==> run a <==
## gemm_mem
module gemm_mem(
  input wire clk,
  input wire rst,
  input wire out_rdy,
  input wire v0__read_req_rdy,
  input wire [31:0] v0__read_resp,
  input wire v0__read_resp_vld,
  input wire v0__write_completion_vld,
  input wire v0__write_req_rdy,
  input wire [31:0] v0_in,
  input wire v0_in_vld,
  input wire v1__read_req_rdy,
  input wire [31:0] v1__read_resp,
  input wire v1__read_resp_vld,
  input wire v1__write_completion_vld,
  input wire v1__write_req_rdy,
  input wire [31:0] v1_in,
  input wire v1_in_vld,
  input wire [31:0] C_rd_data,
  output wire [31:0] out,
  output wire out_vld,
  output wire [3:0] v0__read_req,
  output wire v0__read_req_vld,
  output wire v0__read_resp_rdy,
  output wire v0__write_completion_rdy,
  output wire [35:0] v0__write_req,
  output wire v0__write_req_vld,
  output wire v0_in_rdy,
  output wire [3:0] v1__read_req,
  output wire v1__read_req_vld,
  output wire v1__read_resp_rdy,
  output wire v1__write_completion_rdy,
  output wire [35:0] v1__write_req,
  output wire v1__write_req_vld,
  output wire v1_in_rdy,
  output wire [3:0] C_rd_addr,
  output wire C_rd_en,
  output wire [3:0] C_wr_addr,
  output wire [31:0] C_wr_data,
  output wire C_wr_en
);
  function automatic [31:0] smul32b_32b_x_32b (input reg [31:0] lhs, input reg [31:0] rhs);
    reg signed [31:0] signed_lhs;
    reg signed [31:0] signed_rhs;
    reg signed [31:0] signed_result;
    begin
      signed_lhs = $signed(lhs);
      signed_rhs = $signed(rhs);
      signed_result = signed_lhs * signed_rhs;
      smul32b_32b_x_32b = $unsigned(signed_result);
    end
  endfunction
  wire [31:0] literal_11959 = 32'h0000_0000;
  wire [31:0] literal_11836 = 32'h0000_0000;
  wire [31:0] literal_11840 = 32'h0000_0000;
  wire [7:0] literal_11493;
  assign literal_11493 = {2'h0, 2'h3, 2'h2, 2'h1};
  reg ____for_5__last_iter_broke;
  reg ____for_4__last_iter_broke;
  reg ____for_2__last_iter_broke;
  reg ____for_3__last_iter_broke;
  reg [2:0] ____for_5_k;
  reg ____for_6__last_iter_broke;
  reg ____for_1__last_iter_broke;
  reg [2:0] ____for_4_j;
  reg [4:0] ____for_2__i;
  reg [2:0] ____for_3_i;
  reg [1:0] __this;
  reg [4:0] ____for_6__i;
  reg [4:0] ____for_1__i;
  reg [4:0] ____fsm_gemm_impl_state;
  ...
clock: 3.53 ns
lec_check: 0
abc_area: 1
cap_margin: 20
core_margin: 2
core_utilization: 72
cts_cluster_diameter: 393
cts_cluster_size: 99
slew_margin: 20
tns_end_percent: 10
run.sh (not shown) runs the stock make flow with config.mk's settings and CLKGATE_MAP_FILE=.
==> inputs of run b, as changes to run a <==
- ABC_AREA: 1 -> default
- CORE_UTILIZATION: 72 -> 27
- CTS_CLUSTER_DIAMETER: 393 -> default
- CTS_CLUSTER_SIZE: 99 -> default
- TNS_END_PERCENT: 10 -> default
==> flow/constraint.sdc (replaced) <==
create_clock -name core_clock -period 7.78 [get_ports {clk}]
set_input_delay 1.5560 -clock core_clock [delete_from_list [all_inputs] [get_ports {clk}]]
set_output_delay 1.5560 -clock core_clock [all_outputs]
set_load 0.01 [all_outputs]
==> inputs of run c, as changes to run a <==
- CORE_UTILIZATION: 72 -> 68
- CTS_CLUSTER_DIAMETER: 393 -> default
- CTS_CLUSTER_SIZE: 99 -> default
- SETUP_SLACK_MARGIN: default -> 1.22
- TNS_END_PERCENT: 10 -> default
==> flow/constraint.sdc (replaced) <==
create_clock -name core_clock -period 4.32 [get_ports {clk}]
set_input_delay 0.8640 -clock core_clock [delete_from_list [all_inputs] [get_ports {clk}]]
set_output_delay 0.8640 -clock core_clock [all_outputs]
set_load 0.01 [all_outputs]
==> ci_impl_report.md <==
### Metrics collected by this job

| Metric | Value |
|---|---|
| Post-DP Area | `36200 µm²` |
| Run status | `did not finish` |
| Site Rows | `74` |
| Stage reached | `global routing (5_1_grt)` |
| Dpl ws | `-3.15 ns` |
| Mux frac, synth | `0%` |
| Synth Area per Inst | `7.19 µm²` |
| Synth cell types | `54` |
| Log Error | `[ERROR GRT-0232] Routing congestion too high. Check the congestion heatmap in the GUI.` |
# the run above: run a

==> ci_impl_report.md <==
## Synthesis and layout report

| Metric | Value |
|---|---|
| Fin cells | `5054` |
| Signal buffers share of area | `11.3%` |
| Site Rows | `119` |
| Final wirelength | `88700 µm` |
| Post-DP Area | `33700 µm²` |
| Synth cell types | `65` |
| Run status | `finished clean` |
| Synth Area per Inst | `8.47 µm²` |
| FF-to-FF path depth | `23` |
| Worst Hold Depth | `2` |
| Clock tree buffer depth | `3` |
| Dpl ws | `0.471 ns` |
| Mux frac, synth | `1.36%` |
| Cell family contributing the most delay on the critical path | `adder cells` |
# the run above: run b

==> ci_impl_report.md <==
## Synthesis and layout report

| Metric | Value |
|---|---|
| Synth Area per Inst | `7.19 µm²` |
| PnR worst setup slack | `-3.67 ns` |
| Synth cell types | `54` |
| # setup viols final | `26` |
| Grt met1 use | `51.8%` |
| Run status | `complete, but fails checks` |
| Cell Int Power | `4.39 mW` |
| Mux frac, synth | `0%` |
| R2R setup slack | `-3.67 ns` |
| Dpl ws | `-2.23 ns` |
| Post-DP Area | `36300 µm²` |
| Site Rows | `77` |
| Layout Check Failures | `negative setup slack` |
# the run above: run c

Power figures rest on the tool's default switching activity, not on a simulated workload.
